==> job 3507: inputs <==
// Buzzer
module Buzzer #(parameter isSim = 1,parameter isAHB = 0) (input wire clk,rst_n,
              output wire[31:0] BDMAC_RDATA,
              output wire       BDMAC_READYOUT,
              output wire[1:0]  BDMAC_RESP,
              input wire        BDMAC_SEL,
			  input wire        BDMAC_READY,
              input wire[31:0]  BDMAC_ADDR,
              input wire[1:0]   BDMAC_TRANS,
              input wire        BDMAC_WRITE,
              input wire[31:0]  BDMAC_WDATA,
              output wire[31:0] SBDMA_HADDR,
              output wire[1:0]  SBDMA_HTRANS,
              output wire       SBDMA_HWRITE,
              input wire[31:0]  SBDMA_HRDATA,
              input wire        SBDMA_HREADY,
              output wire[31:0] BBDMA_HADDR,
              output wire[1:0]  BBDMA_HTRANS,
              output wire       BBDMA_HWRITE,
              input wire[31:0]  BBDMA_HRDATA,
              input wire        BBDMA_HREADY,
              output wire PWM);
	wire[31:0] BRstAddr,SRstAddr;
	wire[1:0] SPri;
	wire isCyl,BisPlaying,Bstop,SisPlaying;
	wire ref_BGM,ref_Sound;
	APB_BDMAC APB_BDMAC(
		.clk              (clk),
		.rst_n            (rst_n),
		.PWRITE           (BDMAC_WRITE),
		.PSEL             (BDMAC_SEL),
		.Bref             (ref_BGM),
		.Sref             (ref_Sound),
		.PENABLE          (BDMAC_TRANS[0]),
		.PWRDATA          (BDMAC_WDATA),
		.PADDR            (BDMAC_ADDR),
		.PRDDATA          (BDMAC_RDATA),
		.BRstAddr         (BRstAddr),
		.SRstAddr         (SRstAddr),
		.SPri             (SPri),
		.isCyl            (isCyl),
		.BisPlaying       (BisPlaying),
		.Bstop            (Bstop),
		.SisPlaying       (SisPlaying)
	);
	assign BDMAC_READYOUT = 1'b1;
  ...
Settings: LEC_CHECK=0, CAP_MARGIN=20, CELL_PAD_IN_SITES_DETAIL_PLACEMENT=2, CORE_ASPECT_RATIO=1.2, CORE_MARGIN=2, CORE_UTILIZATION=61, CTS_CLUSTER_DIAMETER=239, GPL_ROUTABILITY_DRIVEN=1, GPL_TIMING_DRIVEN=0, HOLD_SLACK_MARGIN=0.3, SLEW_MARGIN=20; clock period 5.18 ns.
run.sh (not shown) runs the stock make flow with config.mk's settings and CLKGATE_MAP_FILE=.
==> job 6525: changes against job 3507 <==
==> flow/config.mk (replaced) <==
export PLATFORM = sky130hd
export DESIGN_NAME = Buzzer
export DESIGN_NICKNAME = Buzzer
export VERILOG_FILES = /design/flow/design.v
export SDC_FILE = /design/flow/constraint.sdc
export NUM_CORES = 4
export LEC_CHECK = 0
export ABC_AREA = 1
export CAP_MARGIN = 20
export CELL_PAD_IN_SITES_GLOBAL_PLACEMENT = 0
export CORE_MARGIN = 2
export CORE_UTILIZATION = 71
export CTS_CLUSTER_SIZE = 72
export GPL_TIMING_DRIVEN = 1
export HOLD_SLACK_MARGIN = 0.05
export MAX_ROUTING_LAYER = met4
export PLACE_DENSITY_LB_ADDON = 0.06
export SLEW_MARGIN = 15
==> flow/constraint.sdc (replaced) <==
create_clock -name core_clock -period 3.46 [get_ports {clk}]
set_input_delay 0.6920 -clock core_clock [delete_from_list [all_inputs] [get_ports {clk}]]
set_output_delay 0.6920 -clock core_clock [all_outputs]
set_load 0.01 [all_outputs]
==> qor.txt <==
Status: finished clean
RePlAce Congestion: 1.03
Netlist cell types: 56
Core area: 29600 sq um
Synthesized area per cell: 7.00 sq um
Mapped Area: 21400 sq um
Adder-cell share of the synthesized area: 0.351%
Row count: 63
Ys cells: 3050
Source of the figures above: job 6525

==> qor.txt <==
Status: stopped before the end
Row count: 74
Netlist cell types: 92
Adder-cell share of the synthesized area: 0.355%
Synth Seq Share: 42.3%
Ys cells: 2308
RePlAce Congestion: 0.938
Fail Step: detailed placement (3_5_place_dp)
Mapped Area: 21100 sq um
Stop err: [ERROR DPL-0033] detailed placement checks failed during check placement.
Port Buf Inserts: 205
Source of the figures above: job 3507


* * *

==> juniper <==
Starting RTL as in the previous note.
==> flow/design.v (excerpt) <==
module Buzzer #(parameter isSim = 1,parameter isAHB = 0) (input wire clk,rst_n,
              output wire[31:0] BDMAC_RDATA,
              output wire       BDMAC_READYOUT,
              output wire[1:0]  BDMAC_RESP,
              input wire        BDMAC_SEL,
			  input wire        BDMAC_READY,
              input wire[31:0]  BDMAC_ADDR,
              input wire[1:0]   BDMAC_TRANS,
              input wire        BDMAC_WRITE,
              input wire[31:0]  BDMAC_WDATA,
              output wire[31:0] SBDMA_HADDR,
              output wire[1:0]  SBDMA_HTRANS,
              output wire       SBDMA_HWRITE,
              input wire[31:0]  SBDMA_HRDATA,
              input wire        SBDMA_HREADY,
              output wire[31:0] BBDMA_HADDR,
              output wire[1:0]  BBDMA_HTRANS,
              output wire       BBDMA_HWRITE,
              input wire[31:0]  BBDMA_HRDATA,
              input wire        BBDMA_HREADY,
              output wire PWM);
==> flow/config.mk <==
export PLATFORM = sky130hd
export DESIGN_NAME = Buzzer
export DESIGN_NICKNAME = Buzzer
export VERILOG_FILES = /design/flow/design.v
export SDC_FILE = /design/flow/constraint.sdc
export NUM_CORES = 4
export LEC_CHECK = 0
export CAP_MARGIN = 20
export CELL_PAD_IN_SITES_DETAIL_PLACEMENT = 1
export CORE_ASPECT_RATIO = 1.2
export CORE_MARGIN = 2
export CORE_UTILIZATION = 61
export CTS_CLUSTER_DIAMETER = 239
export CTS_CLUSTER_SIZE = 45
export GPL_ROUTABILITY_DRIVEN = 1
export GPL_TIMING_DRIVEN = 0
export MIN_ROUTING_LAYER = met2
export PLACE_DENSITY = 0.82
export SLEW_MARGIN = 5
==> flow/constraint.sdc <==
create_clock -name core_clock -period 5.18 [get_ports {clk}]
set_input_delay 1.0360 -clock core_clock [delete_from_list [all_inputs] [get_ports {clk}]]
set_output_delay 1.0360 -clock core_clock [all_outputs]
set_load 0.01 [all_outputs]
==> umber (differences from juniper) <==
==> flow/config.mk (replaced) <==
export PLATFORM = sky130hd
export DESIGN_NAME = Buzzer
export DESIGN_NICKNAME = Buzzer
export VERILOG_FILES = /design/flow/design.v
export SDC_FILE = /design/flow/constraint.sdc
export NUM_CORES = 4
export LEC_CHECK = 0
export ABC_AREA = 1
export CAP_MARGIN = 20
export CELL_PAD_IN_SITES_GLOBAL_PLACEMENT = 0
export CORE_MARGIN = 2
export CORE_UTILIZATION = 72
export CTS_CLUSTER_SIZE = 72
export GPL_TIMING_DRIVEN = 1
export HOLD_SLACK_MARGIN = 0.05
export MAX_ROUTING_LAYER = met4
export PLACE_DENSITY_LB_ADDON = 0.06
export SLEW_MARGIN = 15
==> flow/constraint.sdc (replaced) <==
create_clock -name core_clock -period 3.46 [get_ports {clk}]
set_input_delay 0.6920 -clock core_clock [delete_from_list [all_inputs] [get_ports {clk}]]
set_output_delay 0.6920 -clock core_clock [all_outputs]
set_load 0.01 [all_outputs]
==> comparison <==
juniper aborted during global routing. umber finished with setup timing left. In juniper the die area is larger than in umber, by about 16%. Between umber and juniper, the lower synthesized area is in juniper (gap about 1.1%, measured against juniper). Between umber and juniper, the lower synthesized cell count is in juniper (gap 32%, measured against juniper).
==> figures <==
Global placer's final weighted congestion: juniper 0.990; umber 1.03
Placeable Area: juniper 34,100 um2; umber 29,400 um2
Result of the run: juniper stopped before the end; umber complete, but fails checks
Last stage reached: juniper global routing; umber -
Violated checks: juniper -; umber setup timing
Area fraction in and, or, nand and nor cells after synthesis: juniper 22.0%; umber 31.2%
Die extent in y: juniper 208 um; umber 176 um
Post-synthesis xor/xnor area fraction: juniper 10.2%; umber 6.07%
DIE AREA: juniper 36,100 um2; umber 31,100 um2
Summed standard-cell area reported by yosys: juniper 21,100 um2; umber 21,400 um2
Cell variety after synth: juniper 92; umber 56
Fraction of synthesized cell area taken by the top area cell type: juniper 17.5%; umber 17.3%
Chip Width: juniper 174 um; umber 176 um
Inserted Clock Buffers: juniper 12; umber 40
Area fraction in mux cells: juniper 7.49%; umber 0.0469%
Number of placed instances with taps included: juniper 2,980; umber 3,582
Complex-gate fraction of the synthesized area: juniper 13.6%; umber 11.4%
Half-perimeter wire length of the detailed placement result: juniper 75,700 um; umber 45,500 um
Standard-cell row count: juniper 74; umber 63
H-tree levels: juniper 1; umber 2
Placement Setup Slack: juniper 0.398 ns; umber 0.374 ns
Yosys stat cell total: juniper 2,308; umber 3,050
Placed Area: juniper 23,800 um2; umber 23,700 um2

* * *

==> exp/yarrow <==
Starting RTL as in the previous note.
make LEC_CHECK=0 ABC_AREA=1 CAP_MARGIN=20 CELL_PAD_IN_SITES_DETAIL_PLACEMENT=1 CORE_MARGIN=3 CORE_UTILIZATION=23 CTS_CLUSTER_DIAMETER=76 GPL_ROUTABILITY_DRIVEN=0 MAX_ROUTING_LAYER=met5 PLACE_DENSITY=0.94 SETUP_SLACK_MARGIN=0.39 SLEW_MARGIN=20 finish   # period 4.12 ns
==> inputs of exp/sierra, as changes to exp/yarrow <==
ABC_AREA = default   (was 1)
CELL_PAD_IN_SITES_DETAIL_PLACEMENT = default   (was 1)
CORE_MARGIN = 2   (was 3)
CORE_UTILIZATION = 66   (was 23)
CTS_CLUSTER_DIAMETER = default   (was 76)
CTS_CLUSTER_SIZE = 42   (was default)
GPL_ROUTABILITY_DRIVEN = default   (was 0)
MAX_ROUTING_LAYER = default   (was met5)
PLACE_DENSITY = default   (was 0.94)
SETUP_SLACK_MARGIN = 0.88   (was 0.39)
==> flow/constraint.sdc (replaced) <==
create_clock -name core_clock -period 2.96 [get_ports {clk}]
set_input_delay 0.5920 -clock core_clock [delete_from_list [all_inputs] [get_ports {clk}]]
set_output_delay 0.5920 -clock core_clock [all_outputs]
set_load 0.01 [all_outputs]
==> inputs of exp/cedar, as changes to exp/yarrow <==
ABC_AREA = default   (was 1)
CELL_PAD_IN_SITES_DETAIL_PLACEMENT = default   (was 1)
CORE_MARGIN = 2   (was 3)
CORE_UTILIZATION = 70   (was 23)
CTS_CLUSTER_DIAMETER = 52   (was 76)
GPL_ROUTABILITY_DRIVEN = default   (was 0)
MAX_ROUTING_LAYER = default   (was met5)
PLACE_DENSITY = default   (was 0.94)
SETUP_SLACK_MARGIN = default   (was 0.39)
TNS_END_PERCENT = 5   (was default)
==> flow/constraint.sdc (replaced) <==
create_clock -name core_clock -period 9.72 [get_ports {clk}]
set_input_delay 1.9440 -clock core_clock [delete_from_list [all_inputs] [get_ports {clk}]]
set_output_delay 1.9440 -clock core_clock [all_outputs]
set_load 0.01 [all_outputs]
==> results <==
|  | exp/sierra | exp/cedar | exp/yarrow |
|---|---|---|---|
| Sequential-to-total area share from yosys stat | 42.3% | 42.3% | 41.8% |
| Wire length reported by the detailed router | - | 64700 µm | 101000 µm |
| Status | stopped before the end | no timing/DRC/antenna violations | no timing/DRC/antenna violations |
| Stage where the flow stopped | 5_1_grt | - | - |
| Leakage | - | 9.33 nW | 11.4 nW |
| Clock buffers created by TritonCTS | 39 | 41 | 43 |
| Portion of the clock cycle consumed by the worst path in the final layout | - | 53.7% | 91.3% |
| Pwr Density | - | 163 nW/µm² | 368 nW/µm² |
| Starting DRT DRC Count | - | 2448 | 2736 |
| Number of sequential cells | - | 376 | 376 |
| Critical path startpoint category | - | register | register |
| Worst setup skew after layout | - | 47.6 ps | 48.9 ps |
| Synthesized-area fraction occupied by ao, oa, aoi and oai cells | 13.6% | 13.6% | 11.4% |
| Combinational Power | - | 0.000462 W | 0.000995 W |
| Avg Synthesized Cell Area | 9.15 µm² | 9.15 µm² | 7.00 µm² |
| Synthesized-area fraction occupied by and/or/nand/nor cells | 22.0% | 22.0% | 31.2% |
No activity file was given, so power comes from the tool's default toggle rates.
